==> flow/design.v (excerpt) <==
module Buzzer #(parameter isSim = 1,parameter isAHB = 0) (input wire clk,rst_n,
              output wire[31:0] BDMAC_RDATA,
              output wire       BDMAC_READYOUT,
              output wire[1:0]  BDMAC_RESP,
              input wire        BDMAC_SEL,
			  input wire        BDMAC_READY,
              input wire[31:0]  BDMAC_ADDR,
              input wire[1:0]   BDMAC_TRANS,
              input wire        BDMAC_WRITE,
              input wire[31:0]  BDMAC_WDATA,
              output wire[31:0] SBDMA_HADDR,
              output wire[1:0]  SBDMA_HTRANS,
              output wire       SBDMA_HWRITE,
              input wire[31:0]  SBDMA_HRDATA,
              input wire        SBDMA_HREADY,
              output wire[31:0] BBDMA_HADDR,
              output wire[1:0]  BBDMA_HTRANS,
              output wire       BBDMA_HWRITE,
              input wire[31:0]  BBDMA_HRDATA,
              input wire        BBDMA_HREADY,
              output wire PWM);
	wire[31:0] BRstAddr,SRstAddr;
	wire[1:0] SPri;
	wire isCyl,BisPlaying,Bstop,SisPlaying;
	wire ref_BGM,ref_Sound;
	APB_BDMAC APB_BDMAC(
		.clk              (clk),
		.rst_n            (rst_n),
		.PWRITE           (BDMAC_WRITE),
		.PSEL             (BDMAC_SEL),
		.Bref             (ref_BGM),
		.Sref             (ref_Sound),
		.PENABLE          (BDMAC_TRANS[0]),
		.PWRDATA          (BDMAC_WDATA),
		.PADDR            (BDMAC_ADDR),
		.PRDDATA          (BDMAC_RDATA),
		.BRstAddr         (BRstAddr),
		.SRstAddr         (SRstAddr),
		.SPri             (SPri),
		.isCyl            (isCyl),
		.BisPlaying       (BisPlaying),
		.Bstop            (Bstop),
		.SisPlaying       (SisPlaying)
	);
	assign BDMAC_READYOUT = 1'b1;
	assign BDMAC_RESP     = 2'b00;
	assign SBDMA_HWRITE   = 1'b0;
	assign BBDMA_HWRITE   = 1'b0;
	wire BeatFinish_BGM,BReady_BGM;
	wire AddrCntRstn_BGM,AddrCntEn_BGM;
	wire BeatCntRstn_BGM,BeatCntEn_BGM;
	wire TunePWMRstn_BGM,TunePWMEn_BGM;
	wire BDMAstart_BGM,BDMARstn_BGM,BDMAAddrSel_BGM,fetch_BGM;
	wire PWM_BGM;
	wire[15:0] Buf_BGM;
  ...
For scale: roughly 3100 cells after synthesis, roughly 380 flip-flops, about 240 I/O pins.
==> flow/config.mk <==
export PLATFORM = sky130hd
export DESIGN_NAME = Buzzer
export DESIGN_NICKNAME = Buzzer
export VERILOG_FILES = /design/flow/design.v
export SDC_FILE = /design/flow/constraint.sdc
export NUM_CORES = 4
export LEC_CHECK = 0
export ABC_AREA = 1
export CAP_MARGIN = 0
export CELL_PAD_IN_SITES_GLOBAL_PLACEMENT = 0
export CORE_MARGIN = 2
export CORE_UTILIZATION = 72
export CTS_CLUSTER_DIAMETER = 29
export CTS_CLUSTER_SIZE = 72
export GPL_TIMING_DRIVEN = 1
export HOLD_SLACK_MARGIN = -0.1
export MAX_ROUTING_LAYER = met4
export PLACE_DENSITY_LB_ADDON = 0.27
export SETUP_SLACK_MARGIN = 0.68
export SLEW_MARGIN = 30
==> flow/constraint.sdc <==
create_clock -name core_clock -period 2.64 [get_ports {clk}]
set_input_delay 0.5280 -clock core_clock [delete_from_list [all_inputs] [get_ports {clk}]]
set_output_delay 0.5280 -clock core_clock [all_outputs]
set_load 0.01 [all_outputs]
run.sh (not shown) runs the stock make flow with config.mk's settings and CLKGATE_MAP_FILE=.
The baseline ended with an error in clock tree synthesis with DPL-0038.
Next try:
ABC_AREA = unset   (was 1)
CAP_MARGIN = 20   (was 0)
CELL_PAD_IN_SITES_GLOBAL_PLACEMENT = unset   (was 0)
CORE_UTILIZATION = 40   (was 72)
CTS_CLUSTER_DIAMETER = unset   (was 29)
CTS_CLUSTER_SIZE = unset   (was 72)
GPL_TIMING_DRIVEN = unset   (was 1)
HOLD_SLACK_MARGIN = unset   (was -0.1)
MAX_ROUTING_LAYER = unset   (was met4)
PLACE_DENSITY_LB_ADDON = unset   (was 0.27)
SETUP_SLACK_MARGIN = unset   (was 0.68)
SLEW_MARGIN = 20   (was 30)
clock period = 10.0 ns   (was 2.64 ns; I/O delays follow)
Result:
- Now the flow ran to the end with no violations
- synthesized area falls by 1.1%
- die area rises by 76%
- synthesized cell count falls by 24%
Next try:
CORE_UTILIZATION = 70   (was 40)
CTS_CLUSTER_DIAMETER = 52   (was unset)
TNS_END_PERCENT = 5   (was unset)
clock period = 9.72 ns   (was 10.0 ns; I/O delays follow)
Worst hold slack loses 0.0048 ns.
Die size goes down by 42%.
Wire length came out higher by 12%.
Via count rose by 10%.
Design area drops by 1.7%.
Synthesized area is unchanged.
Next try:
CORE_UTILIZATION = 68   (was 70)
CTS_CLUSTER_DIAMETER = unset   (was 52)
CTS_CLUSTER_SIZE = 35   (was unset)
HOLD_SLACK_MARGIN = -0.09   (was unset)
TNS_END_PERCENT = unset   (was 5)
clock period = 2.81 ns   (was 9.72 ns; I/O delays follow)
The changed run did not get past global routing, error GRT-0232.
Die area climbs by 2.9%.
Area after synthesis stays the same.
Synthesized cell count does not change.


Buzzer again, from the RTL that the note above started with.
// Buzzer
module Buzzer #(parameter isSim = 1,parameter isAHB = 0) (input wire clk,rst_n,
              output wire[31:0] BDMAC_RDATA,
              output wire       BDMAC_READYOUT,
              output wire[1:0]  BDMAC_RESP,
              input wire        BDMAC_SEL,
			  input wire        BDMAC_READY,
              input wire[31:0]  BDMAC_ADDR,
              input wire[1:0]   BDMAC_TRANS,
              input wire        BDMAC_WRITE,
              input wire[31:0]  BDMAC_WDATA,
              output wire[31:0] SBDMA_HADDR,
              output wire[1:0]  SBDMA_HTRANS,
              output wire       SBDMA_HWRITE,
              input wire[31:0]  SBDMA_HRDATA,
              input wire        SBDMA_HREADY,
              output wire[31:0] BBDMA_HADDR,
              output wire[1:0]  BBDMA_HTRANS,
              output wire       BBDMA_HWRITE,
              input wire[31:0]  BBDMA_HRDATA,
              input wire        BBDMA_HREADY,
              output wire PWM);
	wire[31:0] BRstAddr,SRstAddr;
	wire[1:0] SPri;
	wire isCyl,BisPlaying,Bstop,SisPlaying;
	wire ref_BGM,ref_Sound;
	APB_BDMAC APB_BDMAC(
		.clk              (clk),
		.rst_n            (rst_n),
		.PWRITE           (BDMAC_WRITE),
		.PSEL             (BDMAC_SEL),
		.Bref             (ref_BGM),
		.Sref             (ref_Sound),
		.PENABLE          (BDMAC_TRANS[0]),
  ...
make LEC_CHECK=0 CAP_MARGIN=20 CELL_PAD_IN_SITES_DETAIL_PLACEMENT=2 CORE_ASPECT_RATIO=1.2 CORE_MARGIN=2 CORE_UTILIZATION=61 CTS_CLUSTER_DIAMETER=239 GPL_ROUTABILITY_DRIVEN=1 GPL_TIMING_DRIVEN=0 HOLD_SLACK_MARGIN=0.3 SLEW_MARGIN=20 finish   # period 5.18 ns
The first run aborted during detailed placement (3_5_place_dp) with DPL-0033.
Rerun with:
--- a/flow/config.mk
+++ b/flow/config.mk
@@ -7,11 +7,13 @@
 export LEC_CHECK = 0
 export CAP_MARGIN = 20
-export CELL_PAD_IN_SITES_DETAIL_PLACEMENT = 2
+export CELL_PAD_IN_SITES_DETAIL_PLACEMENT = 1
 export CORE_ASPECT_RATIO = 1.2
 export CORE_MARGIN = 2
 export CORE_UTILIZATION = 61
 export CTS_CLUSTER_DIAMETER = 239
+export CTS_CLUSTER_SIZE = 45
 export GPL_ROUTABILITY_DRIVEN = 1
 export GPL_TIMING_DRIVEN = 0
-export HOLD_SLACK_MARGIN = 0.3
-export SLEW_MARGIN = 20
+export MIN_ROUTING_LAYER = met2
+export PLACE_DENSITY = 0.82
+export SLEW_MARGIN = 5
This time the run did not get past global routing (5_1_grt).
Area after synthesis is unchanged.
Die size is unchanged.
Synthesized cell count does not change.
Rerun with:
==> flow/config.mk (replaced) <==
export PLATFORM = sky130hd
export DESIGN_NAME = Buzzer
export DESIGN_NICKNAME = Buzzer
export VERILOG_FILES = /design/flow/design.v
export SDC_FILE = /design/flow/constraint.sdc
export NUM_CORES = 4
export LEC_CHECK = 0
export CAP_MARGIN = 20
export CORE_MARGIN = 2
export CORE_UTILIZATION = 56
export SLEW_MARGIN = 20
==> flow/constraint.sdc (replaced) <==
create_clock -name core_clock -period 4.61 [get_ports {clk}]
set_input_delay 0.9220 -clock core_clock [delete_from_list [all_inputs] [get_ports {clk}]]
set_output_delay 0.9220 -clock core_clock [all_outputs]
set_load 0.01 [all_outputs]
Outcome: The changed run went through all stages and came out clean; area after synthesis is unchanged; die area is higher by a little under a tenth; synthesized cell count stays the same.
Rerun with:
--- a/flow/config.mk
+++ b/flow/config.mk
@@ -6,6 +6,9 @@
 export NUM_CORES = 4
 export LEC_CHECK = 0
+export ABC_AREA = 1
 export CAP_MARGIN = 20
 export CORE_MARGIN = 2
-export CORE_UTILIZATION = 56
+export CORE_UTILIZATION = 67
+export CTS_CLUSTER_SIZE = 99
+export PLACE_DENSITY = 0.43
 export SLEW_MARGIN = 20
==> flow/constraint.sdc (replaced) <==
create_clock -name core_clock -period 3.04 [get_ports {clk}]
set_input_delay 0.6080 -clock core_clock [delete_from_list [all_inputs] [get_ports {clk}]]
set_output_delay 0.6080 -clock core_clock [all_outputs]
set_load 0.01 [all_outputs]
With this change the flow completed and failed the layout checks on negative setup slack. Worst hold slack gets better by 0.11 ns. Setup slack is worse by 0.86 ns. Via count climbs by 32%. Design area is higher by 2.0%. Flip-flop count is unchanged.


## build 2
Buzzer again, from the RTL that the note above started with.
export LEC_CHECK = 0
export ABC_AREA = 0
export CAP_MARGIN = 0
export CELL_PAD_IN_SITES_DETAIL_PLACEMENT = 1
export CELL_PAD_IN_SITES_GLOBAL_PLACEMENT = 0
export CORE_MARGIN = 7
export CORE_UTILIZATION = 46
export CTS_CLUSTER_SIZE = 90
export GPL_TIMING_DRIVEN = 1
export HOLD_SLACK_MARGIN = 0.05
export MAX_ROUTING_LAYER = met4
export PLACE_DENSITY_LB_ADDON = 0.0
export SETUP_SLACK_MARGIN = 1.02
export SLEW_MARGIN = 5
create_clock -name core_clock -period 7.6 [get_ports {clk}]
The following lists how build 84 was set up differently from build 2:
Settings: CORE_MARGIN: 7 -> 2; CTS_CLUSTER_SIZE: 90 -> 36; SETUP_SLACK_MARGIN: 1.02 -> unset; CELL_PAD_IN_SITES_DETAIL_PLACEMENT: 1 -> unset; SLEW_MARGIN: 5 -> 15; CORE_UTILIZATION: 46 -> 69; CAP_MARGIN: 0 -> 20; PLACE_DENSITY_LB_ADDON: 0.0 -> unset; the clock period (ns, I/O delays scaled along): 7.6 -> 2.72.
==> results <==
Build 84 never completed, since it errored out during global routing. Comparing build 2 with build 84, the basic-gate share of the synthesized area counting and, or, nand and nor cells came out essentially unchanged. Compared with build 2, in build 84 die outline width moved down; number of buffers created by CTS moved down. Number of buffer cells added on primary ports delta (build 2 -> build 84): insignificant. Setup slack after placement was higher in build 2 than in build 84. Against build 2, post-placement cell area in build 84 rose by a little under 10%. Compared with build 2, build 84 shows half-perimeter wire length after detailed placement that has gone up by more than 10%. Re synthesized instance count: no difference whatsoever between build 84 and build 2. Delta (build 84 minus build 2): cell resize tally after clock tree synthesis went up 273, area fraction in full adders, half adders and majority gates held, area of the chip went down about 40%.
> inputs changed (build 84 -> build 41)
Settings: changing ABC_AREA from 0 to 1; changing CTS_CLUSTER_SIZE from 36 to 72; changing CORE_UTILIZATION from 69 to 72; setting PLACE_DENSITY_LB_ADDON to 0.06 for the first time; changing the clock period (ns, I/O delays scaled along) from 2.72 to 3.46.
## What came out
Build 84 got as far as global routing, where a tool error ended the run. No crash in build 41: every stage finished, but the layout fails its final checks due to negative setup slack. Diff build 84 -> build 41 | width of the chip | down slightly. Build 84 has a higher number of setup buffers added after CTS than build 41. Build 41 ended up with a higher chip area from the yosys synthesis statistics than build 84 did. Cmp build 41 and build 84 / overall die height / lower: build 41. Taking build 41 as 1.0, build 84 lands at 1.07 on placed cell area.


Buzzer again, from the RTL that the note above started with.
Settings: LEC_CHECK=0, ABC_AREA=1, CAP_MARGIN=20, CELL_PAD_IN_SITES_GLOBAL_PLACEMENT=0, CORE_MARGIN=6, CORE_UTILIZATION=65, CTS_CLUSTER_DIAMETER=349, CTS_CLUSTER_SIZE=44, GPL_TIMING_DRIVEN=1, HOLD_SLACK_MARGIN=0.05, MAX_ROUTING_LAYER=met4, SETUP_SLACK_MARGIN=0.39, SLEW_MARGIN=30; clock period 1.33 ns.
The baseline died in clock tree synthesis.
Change:
CORE_MARGIN = 2   (was 6)
CORE_UTILIZATION = 72   (was 65)
CTS_CLUSTER_DIAMETER = unset   (was 349)
CTS_CLUSTER_SIZE = 72   (was 44)
PLACE_DENSITY_LB_ADDON = 0.27   (was unset)
SETUP_SLACK_MARGIN = unset   (was 0.39)
clock period = 3.0 ns   (was 1.33 ns; I/O delays follow)
Result: Now the flow completed, yet does not pass: negative setup slack. Die size decreases by 17%. Area after synthesis is unchanged. Synthesized cell count does not change.
Change:
ABC_AREA = unset   (was 1)
CELL_PAD_IN_SITES_GLOBAL_PLACEMENT = unset   (was 0)
CORE_UTILIZATION = 59   (was 72)
CTS_CLUSTER_SIZE = unset   (was 72)
GPL_TIMING_DRIVEN = unset   (was 1)
HOLD_SLACK_MARGIN = unset   (was 0.05)
MAX_ROUTING_LAYER = unset   (was met4)
PLACE_DENSITY_LB_ADDON = unset   (was 0.27)
SLEW_MARGIN = 20   (was 30)
clock period = 4.76 ns   (was 3.0 ns; I/O delays follow)
Now the flow produced a clean layout.
Maximum frequency shrinks by 21%.
Total power shrinks by 34%.
Setup slack gains 0.94 ns.
Change:
CORE_UTILIZATION = 58   (was 59)
SETUP_SLACK_MARGIN = 1.25   (was unset)
clock period = 6.61 ns   (was 4.76 ns; I/O delays follow)
Result: The changed run went through all stages and came out clean. Routed wire length went up slightly. Worst setup slack improved by 1.5 ns. First-iteration DRC count went down by a little under a tenth.


Starting RTL as in the previous note.
## Buzzer
module Buzzer #(parameter isSim = 1,parameter isAHB = 0) (input wire clk,rst_n,
              output wire[31:0] BDMAC_RDATA,
              output wire       BDMAC_READYOUT,
              output wire[1:0]  BDMAC_RESP,
              input wire        BDMAC_SEL,
			  input wire        BDMAC_READY,
              input wire[31:0]  BDMAC_ADDR,
              input wire[1:0]   BDMAC_TRANS,
              input wire        BDMAC_WRITE,
              input wire[31:0]  BDMAC_WDATA,
              output wire[31:0] SBDMA_HADDR,
              output wire[1:0]  SBDMA_HTRANS,
              output wire       SBDMA_HWRITE,
              input wire[31:0]  SBDMA_HRDATA,
              input wire        SBDMA_HREADY,
              output wire[31:0] BBDMA_HADDR,
              output wire[1:0]  BBDMA_HTRANS,
              output wire       BBDMA_HWRITE,
              input wire[31:0]  BBDMA_HRDATA,
              input wire        BBDMA_HREADY,
              output wire PWM);
	wire[31:0] BRstAddr,SRstAddr;
	wire[1:0] SPri;
	wire isCyl,BisPlaying,Bstop,SisPlaying;
	wire ref_BGM,ref_Sound;
	APB_BDMAC APB_BDMAC(
		.clk              (clk),
		.rst_n            (rst_n),
		.PWRITE           (BDMAC_WRITE),
		.PSEL             (BDMAC_SEL),
		.Bref             (ref_BGM),
		.Sref             (ref_Sound),
		.PENABLE          (BDMAC_TRANS[0]),
		.PWRDATA          (BDMAC_WDATA),
		.PADDR            (BDMAC_ADDR),
		.PRDDATA          (BDMAC_RDATA),
		.BRstAddr         (BRstAddr),
		.SRstAddr         (SRstAddr),
		.SPri             (SPri),
		.isCyl            (isCyl),
		.BisPlaying       (BisPlaying),
		.Bstop            (Bstop),
		.SisPlaying       (SisPlaying)
	);
	assign BDMAC_READYOUT = 1'b1;
	assign BDMAC_RESP     = 2'b00;
	assign SBDMA_HWRITE   = 1'b0;
	assign BBDMA_HWRITE   = 1'b0;
	wire BeatFinish_BGM,BReady_BGM;
	wire AddrCntRstn_BGM,AddrCntEn_BGM;
	wire BeatCntRstn_BGM,BeatCntEn_BGM;
	wire TunePWMRstn_BGM,TunePWMEn_BGM;
	wire BDMAstart_BGM,BDMARstn_BGM,BDMAAddrSel_BGM,fetch_BGM;
	wire PWM_BGM;
	wire[15:0] Buf_BGM;
	wire[31:0] BDMAAddr_BGM,Addr_BGM,NextAddr_BGM;
	wire[27:0] BeatCntParameter_BGM;
	wire[19:0] TunePWMParameter_BGM;
	reg[15:0] SoundReg_BGM;
    BuzzerCtr BuzzerCtr_BGM(
		.clk              (clk),
		.rst_n            (rst_n),
		.isPlaying        (BisPlaying),
		.BeatFinish       (BeatFinish_BGM),
		.BReady           (BReady_BGM),
		.stop             (Bstop),
  ...
export LEC_CHECK = 0
export CAP_MARGIN = 0
export CELL_PAD_IN_SITES_DETAIL_PLACEMENT = 1
export CELL_PAD_IN_SITES_GLOBAL_PLACEMENT = 2
export CORE_MARGIN = 5
export CORE_UTILIZATION = 64
export CTS_CLUSTER_SIZE = 21
export GPL_ROUTABILITY_DRIVEN = 0
export GPL_TIMING_DRIVEN = 0
export HOLD_SLACK_MARGIN = 0.13
export MAX_ROUTING_LAYER = met4
export MIN_ROUTING_LAYER = met2
export PLACE_DENSITY_LB_ADDON = 0.25
export SETUP_SLACK_MARGIN = 2.54
export SLEW_MARGIN = 35
export TNS_END_PERCENT = 40
create_clock -name core_clock -period 10.0 [get_ports {clk}]
The baseline aborted during global placement without I/O (3_1_place_gp_skip_io).
Then changed:
==> flow/config.mk (replaced) <==
export PLATFORM = sky130hd
export DESIGN_NAME = Buzzer
export DESIGN_NICKNAME = Buzzer
export VERILOG_FILES = /design/flow/design.v
export SDC_FILE = /design/flow/constraint.sdc
export NUM_CORES = 4
export LEC_CHECK = 0
export CAP_MARGIN = 20
export CORE_MARGIN = 2
export CORE_UTILIZATION = 40
export SLEW_MARGIN = 20
==> flow/constraint.sdc (replaced) <==
create_clock -name core_clock -period 4.76 [get_ports {clk}]
set_input_delay 0.9520 -clock core_clock [delete_from_list [all_inputs] [get_ports {clk}]]
set_output_delay 0.9520 -clock core_clock [all_outputs]
set_load 0.01 [all_outputs]
The changed run finished clean.
Synthesized area is unchanged.
Die area rises by 49%.
Synthesized cell count does not change.
Then changed:
--- a/flow/config.mk
+++ b/flow/config.mk
@@ -10 +10,3 @@
-export CORE_UTILIZATION = 40
+export CORE_UTILIZATION = 66
+export CTS_CLUSTER_SIZE = 68
+export HOLD_SLACK_MARGIN = -0.09
==> flow/constraint.sdc (replaced) <==
create_clock -name core_clock -period 2.97 [get_ports {clk}]
set_input_delay 0.5940 -clock core_clock [delete_from_list [all_inputs] [get_ports {clk}]]
set_output_delay 0.5940 -clock core_clock [all_outputs]
set_load 0.01 [all_outputs]
Result: The new run finished with negative hold slack, negative setup slack left. Routed wire length rises by 36%. Combinational power rises by 110%. Setup slack gets worse by 1000 ps. Power rises by 66%. Count of clock-buffer cells in the layout falls by 7.
Then changed:
--- a/flow/config.mk
+++ b/flow/config.mk
@@ -10,3 +10 @@
-export CORE_UTILIZATION = 66
-export CTS_CLUSTER_SIZE = 68
-export HOLD_SLACK_MARGIN = -0.09
+export CORE_UTILIZATION = 20
@@ -13,0 +12 @@
+export TNS_END_PERCENT = 40
==> flow/constraint.sdc (replaced) <==
create_clock -name core_clock -period 10.0 [get_ports {clk}]
set_input_delay 2.0000 -clock core_clock [delete_from_list [all_inputs] [get_ports {clk}]]
set_output_delay 2.0000 -clock core_clock [all_outputs]
set_load 0.01 [all_outputs]
Effect:
- The changed run completed with no timing, DRC or antenna violations
- power fell by 71%
- core utilization goes down by 62 points
- first-iteration DRC count shrinks by 64%
Then changed:
--- a/flow/config.mk
+++ b/flow/config.mk
@@ -9,3 +9,8 @@
-export CORE_MARGIN = 2
-export CORE_UTILIZATION = 20
-export SLEW_MARGIN = 20
+export CORE_MARGIN = 5
+export CORE_UTILIZATION = 64
+export CTS_CLUSTER_SIZE = 21
+export GPL_ROUTABILITY_DRIVEN = 0
+export GPL_TIMING_DRIVEN = 0
+export MAX_ROUTING_LAYER = met4
+export SETUP_SLACK_MARGIN = 2.54
+export SLEW_MARGIN = 25
Result: The new run finished with timing, DRC and antenna clean; hold slack is about the same; setup slack degrades by 860 ps; sequential cell count does not change; utilization climbs by 52 points; die size drops by 66%; count of clock-buffer cells in the layout climbs by 5; final cell count drops by 21%.
Power is estimated from default activity; no workload was simulated.
